Setup of job 9439:
==> flow/design.v <==
`timescale 1ns/10ps
module ELA(clk, rst, ready, in_data, data_rd, req, wen, addr, data_wr, done);
	input				clk;
	input				rst;
	input				ready;
	input		[7:0]	in_data;
	input		[7:0]	data_rd;
	output reg			req;
	output reg			wen;
	output reg	[12:0]	addr;
	output reg	[7:0]	data_wr;
	output reg			done;
localparam IDLE = 3'd0, LOAD = 3'd1, OUT_PINK = 3'd2, OUT_BLUE = 3'd3, FINISH = 3'd4;
reg [2:0] state, next_state;
reg [5:0] count_row;
reg [6:0] count_column;
reg [7:0] U [0:127];	 
reg [7:0] L [0:127];	 
reg [7:0] D1, D2, D3;
integer i;
wire last_col = (count_column == 7'd127);
wire shift_in = (state == LOAD) || (state == OUT_PINK && !last_col);
wire rotate   = (state == OUT_BLUE);
function [7:0] avg;
	input [7:0] a, b;
	reg [8:0] s;
	begin
		s = {1'b0, a} + {1'b0, b};
		avg = s[8:1];
	end
endfunction
function [7:0] absd;
	input [7:0] a, b;
	begin
		absd = (a >= b) ? a - b : b - a;
	end
endfunction
always @(*) begin
	next_state = state;
	case(state)
		IDLE:     if(ready) next_state = LOAD;
		LOAD:     next_state = OUT_PINK;
		OUT_PINK: if(last_col) next_state = (count_row < 6'd2) ? LOAD : OUT_BLUE;
		OUT_BLUE: if(last_col) next_state = (count_row == 6'd32) ? FINISH : LOAD;
		default:  next_state = state;
	endcase
end
always @(posedge clk or posedge rst) begin
	if(rst) begin
		state <= IDLE;
		count_row <= 6'd0;
		count_column <= 7'd0;
	end
	else begin
		state <= next_state;
		if(state == LOAD)
			count_row <= count_row + 6'd1;
		if(state == OUT_PINK || state == OUT_BLUE)
			count_column <= count_column + 7'd1;
		else
			count_column <= 7'd0;
	end
end
always @(posedge clk) begin
	if(shift_in || rotate) begin
		for(i = 0; i < 127; i = i + 1) begin
			U[i] <= U[i + 1];
			L[i] <= L[i + 1];
		end
		U[127] <= rotate ? U[0] : L[0];
		L[127] <= rotate ? L[0] : in_data;
	end
	if(rotate) begin
		D1 <= absd(U[0], L[2]);
		D2 <= absd(U[1], L[1]);
		D3 <= absd(U[2], L[0]);
	end
end
reg [7:0] x, y, a, b, m, blue;
always @(*) begin
	x = U[0];
	y = L[0];
	if((D2 <= D1) && (D2 <= D3)) begin
		a = U[0]; b = L[0];
	end
	else if((D1 <= D2) && (D1 <= D3)) begin
		a = U[127]; b = L[1];
	end
	else begin
		a = U[1]; b = L[127];
	end
	if(count_column == 7'd0 || last_col) begin
		a = U[0]; b = L[0];
	end
	m = avg(a, b);
	if(((x >= m) && (x < y)) || ((x < m) && (x >= y)))
		blue = x;
	else if(((y >= m) && (y < x)) || ((y < m) && (y >= x)))
		blue = y;
	else
		blue = m;
end
always @(*) begin
	req = (state == LOAD);
	wen = (state == OUT_PINK) || (state == OUT_BLUE);
	done = (state == FINISH);
	addr = 13'd0;
	data_wr = 8'd0;
	if(state == OUT_PINK) begin
		addr = {count_row[4:0] - 5'd1, 1'b0, count_column};
		data_wr = L[127];
	end
	else if(state == OUT_BLUE) begin
		addr = {count_row[4:0] - 5'd2, 1'b1, count_column};
		data_wr = blue;
	end
end
endmodule
Settings: LEC_CHECK=0, CAP_MARGIN=20, CORE_MARGIN=2, CORE_UTILIZATION=51, SLEW_MARGIN=20; clock period 7.2 ns.
run.sh (not shown) runs the stock make flow with config.mk's settings and CLKGATE_MAP_FILE=.
STATUS run=job 9439 STAGES=ALL_DONE FINAL_CHECKS=FAILED CAUSE=setup timing
Input changes introduced in job 5040 (baseline for comparison: job 9439):
Settings: CORE_UTILIZATION changed from 51 to 65; CTS_CLUSTER_SIZE newly set to 41; SETUP_SLACK_MARGIN newly set to 1.34; PLACE_DENSITY_LB_ADDON newly set to 0.0; the clock period (ns, I/O delays scaled along) changed from 7.2 to 4.6.
### Flow results
- Compared to job 9439, job 5040 has final worst-path setup slack 1.92 ns lower.
- Job 5040 vs job 9439: total power up in job 5040
- Re proportion of final cell area spent on non-clock buffers: job 9439 was lower than job 5040.
- Job 9439 → job 5040: aggregate routed wire length up 29 mm, global-route wire length before repair grew by 35 mm.
- Instance count on the critical path of job 5040 falls short of that of job 9439 by more than 10%.
- Relative to job 9439, count of placed standard cells including taps decreased by 269 in job 5040.
- Job 5040 finished all stages; however, its layout fails the closing checks, the failures being setup timing.
- Setup TNS for job 5040 is lower than for job 9439.
Modified inputs, job 5194 compared to job 5040
Settings: CORE_UTILIZATION: 65 -> 46; PLACE_DENSITY_LB_ADDON: 0.0 -> unset; SETUP_SLACK_MARGIN: 1.34 -> 1.07; CTS_CLUSTER_SIZE: 41 -> unset; the clock period (ns, I/O delays scaled along): 4.6 -> 4.17.
==> results <==
- To summarise job 5194: no stage aborted, but the layout did not pass its checks, failing on setup timing.
- Job 5194 vs job 5040: part of the power in the clock network up in job 5194
- Job 5194 ends up with higher logic depth of the worst path, buffers included than job 5040 does.
- Comparing job 5040 against job 5194, there is no change at all in antenna violation net count after detailed routing.
### job 5194 -> job 7703
Settings: CORE_UTILIZATION now 39, was 46; SETUP_SLACK_MARGIN no longer set, was 1.07; the clock period (ns, I/O delays scaled along) now 11.1, was 4.17.
Notes after the runs:
Job 7703 went all the way through synthesis, placement and routing and the layout is clean on timing, DRC and antenna. Total area of multi-input combinational cells of job 7703 falls short of that of job 5194 by more than 10%. Diff job 7703 and job 5194: global-route usage higher in job 5194. Going from job 5194 to job 7703, top-level port count now sits at about the same level; worst supply voltage drop on vdd now sits lower; global-route wire length before repair now sits lower; measured slew at the worst slew-check pin now sits higher. Cell resize tally after clock tree synthesis (lower): job 7703. First element of the critical path: D1[7] -> job 7703, D2[6] -> job 5194.
Inputs modified between job 7703 and job 3073:
Settings: an added SETUP_SLACK_MARGIN of 1.18; an added PLACE_DENSITY_LB_ADDON of 0.0; a change of CORE_UTILIZATION from 39 to 72; a change of the clock period (ns, I/O delays scaled along) from 11.1 to 4.61.
- Job 3073 did not run to completion, as it errored out during 5_1_grt.
- Job 7703 has a higher die outline width than job 3073.
- Job 3073 -> job 7703: share of the synthesized netlist area taken by xor and xnor gates delta 0, exact match
- Relative to job 7703, the die boundary height of job 3073 is lower by about 26%.
No activity file was given, so power comes from the tool's default toggle rates.
